Design CPUSystem, start of the top module:
module CPUSystem(Clock, Reset, T, Mem_Address, Mem_WData, Mem_RData, Mem_Read, Mem_Write);
    input wire Clock;
    input wire Reset;
    output wire [7:0] T;
    output wire [15:0] Mem_Address;
    output wire [7:0] Mem_WData;
    input wire [7:0] Mem_RData;
    output wire Mem_Read;
    output wire Mem_Write;
    reg [2:0] RF_OutASel, RF_OutBSel, RF_FunSel;
    reg [3:0] RF_RegSel, RF_ScrSel;
    reg [4:0] ALU_FunSel;
    reg ALU_WF;
    reg [1:0] ARF_OutCSel, ARF_OutDSel;
    reg [2:0] ARF_FunSel, ARF_RegSel;
    reg IR_LH, IR_Write;
    reg Mem_WR, Mem_CS;
    reg [1:0] MuxASel, MuxBSel;
    reg MuxCSel;
    reg [5:0] D;
    reg [1:0] RSEL;
    reg S;
    reg [2:0] DSTREG, SREG1, SREG2;
    reg [7:0] _T;
    reg [7:0] T_n;
    reg [2:0] q_RF_OutASel, q_RF_OutBSel, q_RF_FunSel;
    reg [3:0] q_RF_RegSel, q_RF_ScrSel;
    reg [4:0] q_ALU_FunSel;
    reg q_ALU_WF;
    reg [1:0] q_ARF_OutCSel, q_ARF_OutDSel;
    reg [2:0] q_ARF_FunSel, q_ARF_RegSel;
    reg q_IR_LH, q_IR_Write;
    reg q_Mem_WR, q_Mem_CS;
  ...
Size in the first run: ~240 flip-flops, roughly 44 I/O pins, ~24,000 um^2 of cells after synthesis.
clock: 4.81 ns
lec_check: 0
abc_area: 1
cap_margin: 0
core_margin: 2
core_utilization: 72
cts_cluster_diameter: 172
cts_cluster_size: 10
setup_slack_margin: 0.52
slew_margin: 20
run.sh (not shown) runs the stock make flow with config.mk's settings and CLKGATE_MAP_FILE=.
The first run did not get past global routing, error GRT-0232.
==> next run, changes <==
- ABC_AREA: 1 -> unset
- CAP_MARGIN: 0 -> 20
- CORE_UTILIZATION: 72 -> 40
- CTS_CLUSTER_DIAMETER: 172 -> unset
- CTS_CLUSTER_SIZE: 10 -> unset
- SETUP_SLACK_MARGIN: 0.52 -> unset
- clock period: 4.81 -> 9.2 ns (I/O delays scaled with it)
=> This time the run produced a clean layout. Die size goes up by well over a third. Synthesized cell count goes down by about a fifth. Synthesized area goes up slightly.
==> next run, changes <==
- CORE_UTILIZATION: 40 -> 60
- clock period: 9.2 -> 8.38 ns (I/O delays scaled with it)
=>
- routed wire length went down by about 1%
- via count came out higher by about 4.3%
- clock power came out lower by about 3%
- core utilization increases by 21 points
- flip-flop count does not change
- count of clock-buffer cells in the layout fell by 3
- setup slack is worse by 0.26 ns
- die area drops by 33%

== before ==
Starting RTL as in the previous note.
clock: 14.4 ns
lec_check: 0
cap_margin: 20
core_margin: 2
core_utilization: 72
cts_cluster_diameter: 47
cts_cluster_size: 31
place_density: 0.64
setup_slack_margin: 2.67
slew_margin: 20
Input changes introduced in after (baseline for comparison: before):
- clearing PLACE_DENSITY, which used to be 0.64
- clearing SETUP_SLACK_MARGIN, which used to be 2.67
- clearing CTS_CLUSTER_SIZE, which used to be 31
- clearing CTS_CLUSTER_DIAMETER, which used to be 47
- swapping 72 for 40 in CORE_UTILIZATION
- swapping 14.4 for 12.0 in the clock period (ns, I/O delays scaled along)
Findings:
- after: global-route usage is 22 points lower than what before reported.
- Lower global-route track usage on met3 was reported by after, not before.
- after has less setup slack than before.
- On count of clock buffers in the final design: between before and after, it ends up lower for before.
- In the flow results for before and after, the weighted congestion reported at the end of routability-driven placement is larger on before.
- Vertical extent of the die delta for after relative to before: 63 µm higher

## job 2353
Starting RTL as in the previous note.
export LEC_CHECK = 0
export CAP_MARGIN = 40
export CELL_PAD_IN_SITES_DETAIL_PLACEMENT = 2
export CELL_PAD_IN_SITES_GLOBAL_PLACEMENT = 1
export CORE_MARGIN = 7
export CORE_UTILIZATION = 40
export CTS_CLUSTER_DIAMETER = 280
export GPL_ROUTABILITY_DRIVEN = 0
export GPL_TIMING_DRIVEN = 0
export MAX_ROUTING_LAYER = met4
export SLEW_MARGIN = 0
create_clock -name core_clock -period 11.7 [get_ports {Clock}]
Job 2353: flow completed, timing, DRC and antenna clean
#### Input delta (job 805 over job 2353)
Settings: a deleted GPL_TIMING_DRIVEN that had been 0; a change of CAP_MARGIN from 40 to 30; a deleted CELL_PAD_IN_SITES_DETAIL_PLACEMENT that had been 2; a change of SLEW_MARGIN from 0 to 40; a deleted MAX_ROUTING_LAYER that had been met4; a deleted GPL_ROUTABILITY_DRIVEN that had been 0; a change of CELL_PAD_IN_SITES_GLOBAL_PLACEMENT from 1 to 2; a change of CORE_MARGIN from 7 to 4.
==> comparison <==
- The number of cells on the critical path number comes out higher for job 2353 vs job 805.
- Synthesis-to-layout area growth: job 805 vs job 2353 down 6.6 points
- Run comparison: job 805 slowest cell on the critical path sky130_fd_sc_hd__nor2b_1; job 2353 slowest cell on the critical path sky130_fd_sc_hd__o221ai_1
- Job 2353 → job 805: gate count of the mapped netlist now sits at about the same level, total placed instance area now sits lower, total design power now sits lower, sequential group share of total power now sits higher, sum of routed wire length over all layers now sits lower.
- Delta (job 805 minus job 2353): cell count fell by 8.0%; cell area fell by 0.0016 mm².
Here is what was changed in the inputs of job 5096 compared with job 805.
Settings: CAP_MARGIN: 30 -> 20; CORE_MARGIN: 4 -> 2; CORE_UTILIZATION: 40 -> 72; ABC_AREA: unset -> 1; SLEW_MARGIN: 40 -> 20; PLACE_DENSITY_LB_ADDON: unset -> 0.19; CTS_CLUSTER_DIAMETER: 280 -> unset; CELL_PAD_IN_SITES_GLOBAL_PLACEMENT: 2 -> unset; the clock period (ns, I/O delays scaled along): 11.7 -> 5.37.
### Flow results
Cell with the largest stage delay on the worst path: sky130_fd_sc_hd__fa_2 -> job 5096, sky130_fd_sc_hd__nor2b_1 -> job 805. For job 805, the beginning of the critical path was q_RF_OutBSel[1], unlike job 5096, where it was q_RF_OutBSel[0]. From the logs: job 5096 reached the end of the flow and failed the layout checks with negative setup slack. In the tables for job 5096 and job 805, number of core rows reads higher with job 805. Job 805 → job 5096: total of clock buffers placed in the layout now sits lower, switching power of the nets now sits higher.
Changes in job 7148 relative to job 5096:
Settings: CORE_UTILIZATION: 72 -> 41; PLACE_DENSITY_LB_ADDON: 0.19 -> 0.09; the clock period (ns, I/O delays scaled along): 5.37 -> 12.0.
Findings:
Across job 5096 and job 7148, a clean result was obtained everywhere but in job 5096.
Although it ran to completion, job 5096 produced a layout that fails the final checks because of negative setup slack.
Max global routing usage on met3 across job 5096 and job 7148: job 5096
Diff job 5096 -> job 7148 | depth of the worst register-to-register path | down by a few percent
Diff job 7148..job 5096 | multiplexer share of the synthesized area | unchanged
Looking only at critical path depth, and setting everything else aside, the lower value of job 5096 and job 7148 goes to job 5096.
Relative to job 7148, the following input files were edited for job 8437:
Settings: PLACE_DENSITY_LB_ADDON: 0.09 -> unset; ABC_AREA: 1 -> unset; CORE_UTILIZATION: 41 -> 40; the clock period (ns, I/O delays scaled along): 12.0 -> 16.5.
Results
- Proportion of power drawn by flip-flops and latches: lower on job 7148
- Re routing usage on met3: job 8437 and job 7148 aren't equal, and the higher value belongs to job 7148.
- Compared with job 7148, job 8437 shows a lower signed area change from the synthesized netlist to the final layout.
- In the metrics for job 8437 and job 7148, the one carrying the lower number of placement rows is job 7148.
- Job 8437 vs job 7148 on count of clock-buffer cells in the layout: job 8437 is the lower one.
- Between job 8437 and job 7148, the difference in final hold violation count is negligible.
- Job 8437 against job 7148: switching part of the total decreased by 10 points relative to the old numbers, clock input transition at the sequential cells of the worst setup and hold paths closely matched the old numbers, register-to-register slack increased by 3.29 ns relative to the old numbers.
- In job 8437, number of logic gates is lower than in job 7148.
- | overall power consumption | higher: job 7148 |
Power figures rest on the tool's default switching activity, not on a simulated workload.
